==> run H: inputs <==
==> flow/design.v <==
module ahb_slave_controller (
    input  wire        HCLK,         
    input  wire        HRESETn,      
    input  wire        HWRITE,       
    input  wire [1:0]  HTRANS,       
    input  wire        HSEL,         
    input  logic [31:0] HADDR,       
    input  logic [2:0]  HSIZE,       
    input  logic [2:0]  HBURST,      
    input  logic [3:0]  HPROT,       
    input  logic        HMASTLOCK,   
    input  logic [3:0]  HWSTRB,      
    input  logic [31:0] HWDATA,      
    output logic       HREADY,       
    output logic       HRESP,        
    output logic [31:0] HRDATA,      
    output logic [31:0] addr,        
    output logic [2:0]  size,        
    output logic [2:0]  burst,       
    output logic [3:0]  prot,        
    output logic        mastlock,    
    output logic [3:0]  strb,        
    output logic [31:0] write_data,  
    input  logic [31:0] read_data,   
    output logic        write_read,  
    output logic        transfer_valid,  
    input  logic        error_flag   
);
    logic trans_type_reg;
    logic addr_phase_valid;
    logic data_phase_valid;
    typedef enum logic [1:0] {
        IDLE = 2'b00,
        DATA_PHASE = 2'b01,
        ERROR = 2'b10
    } state_t;
    state_t state, next_state;
    assign addr_phase_valid = HSEL && (HTRANS == 2'b10 || HTRANS == 2'b11);
    assign data_phase_valid = (state == DATA_PHASE);
    always_ff @(posedge HCLK or negedge HRESETn) begin
        if (!HRESETn) begin
            trans_type_reg <= 1'b0;
            addr <= 32'b0;
            size <= 3'b0;
            burst <= 3'b0;
            prot <= 4'b0;
            mastlock <= 1'b0;
            strb <= 4'b0;
        end else begin
            if (addr_phase_valid && HREADY) begin
                trans_type_reg <= HWRITE;
                addr <= HADDR;
                size <= HSIZE;
                burst <= HBURST;
                prot <= HPROT;
                mastlock <= HMASTLOCK;
                strb <= HWSTRB;
            end
        end
    end
    assign write_data = HWDATA;
    assign HRDATA = read_data;
    always_ff @(posedge HCLK or negedge HRESETn) begin
        if (!HRESETn) begin
            state <= IDLE;
        end else begin
            state <= next_state;
        end
    end
    always_comb begin
        write_read = 1'b0;
        transfer_valid = 1'b0;
        HRESP = 1'b0;
        HREADY = 1'b1;
        next_state = state;
        case (state)
            IDLE: begin
                if (addr_phase_valid) begin
                    next_state = DATA_PHASE;
                    HREADY = 1'b1;  
                end
            end
            DATA_PHASE: begin
                write_read = trans_type_reg;  
                transfer_valid = 1'b1;        
                if (error_flag) begin
                    HRESP = 1'b1;            
                    next_state = ERROR;
                    HREADY = 1'b0;           
                end else if (addr_phase_valid) begin
                    next_state = DATA_PHASE;  
                    HREADY = 1'b1;
                end else begin
                    next_state = IDLE;       
                    HREADY = 1'b1;
                end
            end
            ERROR: begin
                HRESP = 1'b1;        
                HREADY = 1'b1;       
                if (addr_phase_valid)
                    next_state = DATA_PHASE;
                else
                    next_state = IDLE;
            end
            default: begin
                next_state = IDLE;
            end
        endcase
    end
endmodule
module ahb_slave_reg_file (
    input  logic        HCLK,         
    input  logic        HRESETn,      
    input  logic [31:0] addr,         
    input  logic [2:0]  size,         
    input  logic [2:0]  burst,        
    input  logic [3:0]  prot,         
    input  logic        mastlock,     
    input  logic [3:0]  strb,         
    input  logic [31:0] write_data,   
    output logic [31:0] read_data,    
    input  logic        write_read,      
    input  logic        transfer_valid,  
    output logic        error_flag,   
    output logic [31:0] tdr_o,        
    output logic [31:0] lcr_o,        
    output logic [31:0] ocr_o,        
    output logic [31:0] fcr_o,        
    output logic [31:0] ier_o,        
    output logic [31:0] hcr_o,        
    input  logic [31:0] rdr_i,        
    input  logic [31:0] lsr_i,        
    input  logic [31:0] iir_i         
);
    logic [31:0] addr_reg;
    logic [2:0]  size_reg;
    logic [3:0]  strb_reg;
    assign addr_reg = addr;
    assign size_reg = size;
    assign strb_reg = strb;
    typedef enum logic [11:0] {
        ADDR_TDR = 12'h000,
        ADDR_RDR = 12'h004,
        ADDR_LCR = 12'h008,
        ADDR_OCR = 12'h00C,
        ADDR_LSR = 12'h010,
        ADDR_FCR = 12'h014,
        ADDR_IER = 12'h018,
        ADDR_IIR = 12'h01C,
        ADDR_HCR = 12'h020
    } apb_addr_e;
    function automatic logic check_alignment(input logic [31:0] address, input logic [2:0] transfer_size);
        case (transfer_size)
            3'b000: check_alignment = 1'b1;                     
            3'b001: check_alignment = (address[0] == 1'b0);     
            3'b010: check_alignment = (address[1:0] == 2'b00);  
            default: check_alignment = 1'b0;                    
        endcase
    endfunction
    always_comb begin
        error_flag = 1'b0;
        if (transfer_valid) begin
            if (addr_reg[31:12] != 20'h0 || 
                (addr_reg[11:0] != ADDR_TDR && 
                 addr_reg[11:0] != ADDR_RDR && 
                 addr_reg[11:0] != ADDR_LCR && 
                 addr_reg[11:0] != ADDR_OCR && 
                 addr_reg[11:0] != ADDR_LSR && 
                 addr_reg[11:0] != ADDR_FCR && 
                 addr_reg[11:0] != ADDR_IER && 
                 addr_reg[11:0] != ADDR_IIR && 
                 addr_reg[11:0] != ADDR_HCR)) begin
                error_flag = 1'b1;
            end
            if (!check_alignment(addr_reg, size_reg)) begin
                error_flag = 1'b1;
            end
            if (size_reg > 3'b010) begin  
                error_flag = 1'b1;
            end
            if (write_read && (addr_reg[11:0] == ADDR_RDR || 
                              addr_reg[11:0] == ADDR_LSR || 
                              addr_reg[11:0] == ADDR_IIR)) begin
                error_flag = 1'b1;
            end
        end
    end
    always_ff @(posedge HCLK or negedge HRESETn) begin
        if (!HRESETn) begin
            tdr_o <= 32'b0;
            lcr_o <= 32'b0;
            ocr_o <= 32'b0;
            fcr_o <= 32'b0;
            ier_o <= 32'b0;
            hcr_o <= 32'b0;
        end else if (write_read && !error_flag && transfer_valid) begin
            unique case (addr_reg[11:0])
                ADDR_TDR: begin
                    if (strb_reg[0]) tdr_o[7:0]   <= write_data[7:0];
                    if (strb_reg[1]) tdr_o[15:8]  <= write_data[15:8];
                    if (strb_reg[2]) tdr_o[23:16] <= write_data[23:16];
                    if (strb_reg[3]) tdr_o[31:24] <= write_data[31:24];
                end
                ADDR_LCR: begin
                    if (strb_reg[0]) lcr_o[7:0]   <= write_data[7:0];
                    if (strb_reg[1]) lcr_o[15:8]  <= write_data[15:8];
                    if (strb_reg[2]) lcr_o[23:16] <= write_data[23:16];
                    if (strb_reg[3]) lcr_o[31:24] <= write_data[31:24];
                end
                ADDR_OCR: begin
                    if (strb_reg[0]) ocr_o[7:0]   <= write_data[7:0];
                    if (strb_reg[1]) ocr_o[15:8]  <= write_data[15:8];
                    if (strb_reg[2]) ocr_o[23:16] <= write_data[23:16];
                    if (strb_reg[3]) ocr_o[31:24] <= write_data[31:24];
                end
                ADDR_FCR: begin
                    if (strb_reg[0]) fcr_o[7:0]   <= write_data[7:0];
                    if (strb_reg[1]) fcr_o[15:8]  <= write_data[15:8];
                    if (strb_reg[2]) fcr_o[23:16] <= write_data[23:16];
                    if (strb_reg[3]) fcr_o[31:24] <= write_data[31:24];
                end
                ADDR_IER: begin
                    if (strb_reg[0]) ier_o[7:0]   <= write_data[7:0];
                    if (strb_reg[1]) ier_o[15:8]  <= write_data[15:8];
                    if (strb_reg[2]) ier_o[23:16] <= write_data[23:16];
                    if (strb_reg[3]) ier_o[31:24] <= write_data[31:24];
                end
                ADDR_HCR: begin
                    if (strb_reg[0]) hcr_o[7:0]   <= write_data[7:0];
                    if (strb_reg[1]) hcr_o[15:8]  <= write_data[15:8];
                    if (strb_reg[2]) hcr_o[23:16] <= write_data[23:16];
                    if (strb_reg[3]) hcr_o[31:24] <= write_data[31:24];
                end
                default: ;  
            endcase
        end
    end
    always_comb begin
        read_data = 32'b0;
        if (!write_read && !error_flag && transfer_valid) begin
            unique case (addr_reg[11:0])
                ADDR_TDR: read_data = tdr_o;
                ADDR_RDR: read_data = rdr_i;
                ADDR_LCR: read_data = lcr_o;
                ADDR_OCR: read_data = ocr_o;
                ADDR_LSR: read_data = lsr_i;
                ADDR_FCR: read_data = fcr_o;
                ADDR_IER: read_data = ier_o;
                ADDR_IIR: read_data = iir_i;
                ADDR_HCR: read_data = hcr_o;
                default: read_data = 32'b0;
            endcase
        end
    end
endmodule
module ahb_slave (
    input  wire        HCLK,         
    input  wire        HRESETn,      
    input  wire [31:0] HADDR,        
    input  wire        HWRITE,       
    input  wire [2:0]  HSIZE,        
    input  wire [2:0]  HBURST,       
    input  wire [3:0]  HPROT,        
    input  wire [1:0]  HTRANS,       
    input  wire        HMASTLOCK,    
    input  wire        HSEL,         
    input  wire [31:0] HWDATA,       
    output wire [31:0] HRDATA,       
    output wire        HREADY,       
    output wire        HRESP,        
    input  wire [3:0]  HWSTRB,       
    output wire [31:0] tdr_o,        
    output wire [31:0] lcr_o,        
    output wire [31:0] ocr_o,        
    output wire [31:0] fcr_o,        
    output wire [31:0] ier_o,        
    output wire [31:0] hcr_o,        
    input  wire [31:0] rdr_i,        
    input  wire [31:0] lsr_i,        
    input  wire [31:0] iir_i         
);
    logic        write_read;      
    logic        error_flag;      
    logic        transfer_valid;  
    logic [31:0] addr;            
    logic [2:0]  size;            
    logic [2:0]  burst;           
    logic [3:0]  prot;            
    logic        mastlock;        
    logic [3:0]  strb;            
    logic [31:0] write_data;      
    logic [31:0] read_data;       
    ahb_slave_controller u_controller (
        .HCLK(HCLK),
        .HRESETn(HRESETn),
        .HWRITE(HWRITE),
        .HTRANS(HTRANS),
        .HSEL(HSEL),
        .HADDR(HADDR),
        .HSIZE(HSIZE),
        .HBURST(HBURST),
        .HPROT(HPROT),
        .HMASTLOCK(HMASTLOCK),
        .HWSTRB(HWSTRB),
        .HWDATA(HWDATA),
        .HREADY(HREADY),
        .HRESP(HRESP),
        .HRDATA(HRDATA),
        .addr(addr),
        .size(size),
        .burst(burst),
        .prot(prot),
        .mastlock(mastlock),
        .strb(strb),
        .write_data(write_data),
        .read_data(read_data),
        .write_read(write_read),
        .transfer_valid(transfer_valid),
        .error_flag(error_flag)
    );
    ahb_slave_reg_file u_reg_file (
        .HCLK(HCLK),
        .HRESETn(HRESETn),
        .addr(addr),
        .size(size),
        .burst(burst),
        .prot(prot),
        .mastlock(mastlock),
        .strb(strb),
        .write_data(write_data),
        .read_data(read_data),
        .write_read(write_read),
        .transfer_valid(transfer_valid),
        .error_flag(error_flag),
        .tdr_o(tdr_o),
        .lcr_o(lcr_o),
        .ocr_o(ocr_o),
        .fcr_o(fcr_o),
        .ier_o(ier_o),
        .hcr_o(hcr_o),
        .rdr_i(rdr_i),
        .lsr_i(lsr_i),
        .iir_i(iir_i)
    );
endmodule
==> flow/run.sh <==
#!/bin/bash
# the make line also repeats each setting of config.mk as NAME=value (left out here)
make -C /OpenROAD-flow-scripts/flow DESIGN_CONFIG=/design/flow/config.mk WORK_HOME=/design/flow/orfs CLKGATE_MAP_FILE= finish
==> flow/config.mk <==
export PLATFORM = sky130hd
export DESIGN_NAME = ahb_slave
export DESIGN_NICKNAME = ahb_slave
export VERILOG_FILES = /design/flow/design.v
export SDC_FILE = /design/flow/constraint.sdc
export NUM_CORES = 4
export LEC_CHECK = 0
export ABC_AREA = 1
export CAP_MARGIN = 20
export CORE_ASPECT_RATIO = 0.9
export CORE_MARGIN = 2
export CORE_UTILIZATION = 72
export CTS_CLUSTER_DIAMETER = 314
export CTS_CLUSTER_SIZE = 35
export PLACE_DENSITY_LB_ADDON = 0.27
export SETUP_SLACK_MARGIN = 0.32
export SLEW_MARGIN = 10
==> flow/constraint.sdc <==
create_clock -name core_clock -period 2.37 [get_ports {HCLK}]
set_input_delay 0.4740 -clock core_clock [delete_from_list [all_inputs] [get_ports {HCLK}]]
set_output_delay 0.4740 -clock core_clock [all_outputs]
set_load 0.01 [all_outputs]
==> run M (differences from run H) <==
==> flow/config.mk (replaced) <==
export PLATFORM = sky130hd
export DESIGN_NAME = ahb_slave
export DESIGN_NICKNAME = ahb_slave
export VERILOG_FILES = /design/flow/design.v
export SDC_FILE = /design/flow/constraint.sdc
export NUM_CORES = 4
export LEC_CHECK = 0
export CAP_MARGIN = 20
export CORE_MARGIN = 2
export CORE_UTILIZATION = 68
export CTS_CLUSTER_SIZE = 61
export HOLD_SLACK_MARGIN = -0.08
export SLEW_MARGIN = 20
export TNS_END_PERCENT = 5
==> flow/constraint.sdc (replaced) <==
create_clock -name core_clock -period 3.59 [get_ports {HCLK}]
set_input_delay 0.7180 -clock core_clock [delete_from_list [all_inputs] [get_ports {HCLK}]]
set_output_delay 0.7180 -clock core_clock [all_outputs]
set_load 0.01 [all_outputs]
==> run X (differences from run H) <==
==> flow/config.mk (replaced) <==
export PLATFORM = sky130hd
export DESIGN_NAME = ahb_slave
export DESIGN_NICKNAME = ahb_slave
export VERILOG_FILES = /design/flow/design.v
export SDC_FILE = /design/flow/constraint.sdc
export NUM_CORES = 4
export LEC_CHECK = 0
export ABC_AREA = 1
export CAP_MARGIN = 20
export CORE_MARGIN = 4
export CORE_UTILIZATION = 44
export CTS_CLUSTER_SIZE = 53
export PLACE_DENSITY_LB_ADDON = 0.27
export SETUP_SLACK_MARGIN = 0.65
export SLEW_MARGIN = 10
==> flow/constraint.sdc (replaced) <==
create_clock -name core_clock -period 2.72 [get_ports {HCLK}]
set_input_delay 0.5440 -clock core_clock [delete_from_list [all_inputs] [get_ports {HCLK}]]
set_output_delay 0.5440 -clock core_clock [all_outputs]
set_load 0.01 [all_outputs]
==> notes <==
Run X reached the layout checks and failed them: negative hold slack, negative setup slack. Run H did not get past global placement. Run M stopped in clock tree synthesis with DPL-0038.
Die size: run X > run M > run H.
Of run X and run M, run M has the higher synthesized area (gap 4.8%, measured against run M).
Between run H and run M, the lower synthesized cell count is in run M (gap about 56%, measured against run M).
==> figures <==
item                                                                                        run M                                      run X                     run H
Weighted congestion reported at the end of routability-driven placement                     0.965                                      0.934                         -
Cell with the most instances after synthesis                             sky130_fd_sc_hd__dfrtp_1                   sky130_fd_sc_hd__nand2_1  sky130_fd_sc_hd__nand2_1
Inst Count DP                                                                               1,683                                      2,401                         -
Yosys Chip Area                                                                        0.0127 mm²                                 0.0121 mm²                0.0121 mm²
Simple-gate area share of the yosys netlist                                                 13.8%                                      43.7%                     43.7%
Floorplan die width                                                                        141 µm                                     174 µm                    141 µm
Synthesized area                                                                       0.0127 mm²                                 0.0121 mm²                0.0121 mm²
Vert. Die Dim                                                                              141 µm                                     174 µm                    127 µm
Core Density at Floorplan                                                                   70.0%                                      44.7%                     74.2%
Placed inst area                                                                       0.0174 mm²                                 0.0174 mm²                         -
Status                                                                             did not finish                            failed layout checks       did not finish
Last stage reached                                                           clock tree synthesis                                          -          global placement
Reasons for failing layout checks                                                               -  negative hold slack, negative setup slack                         -
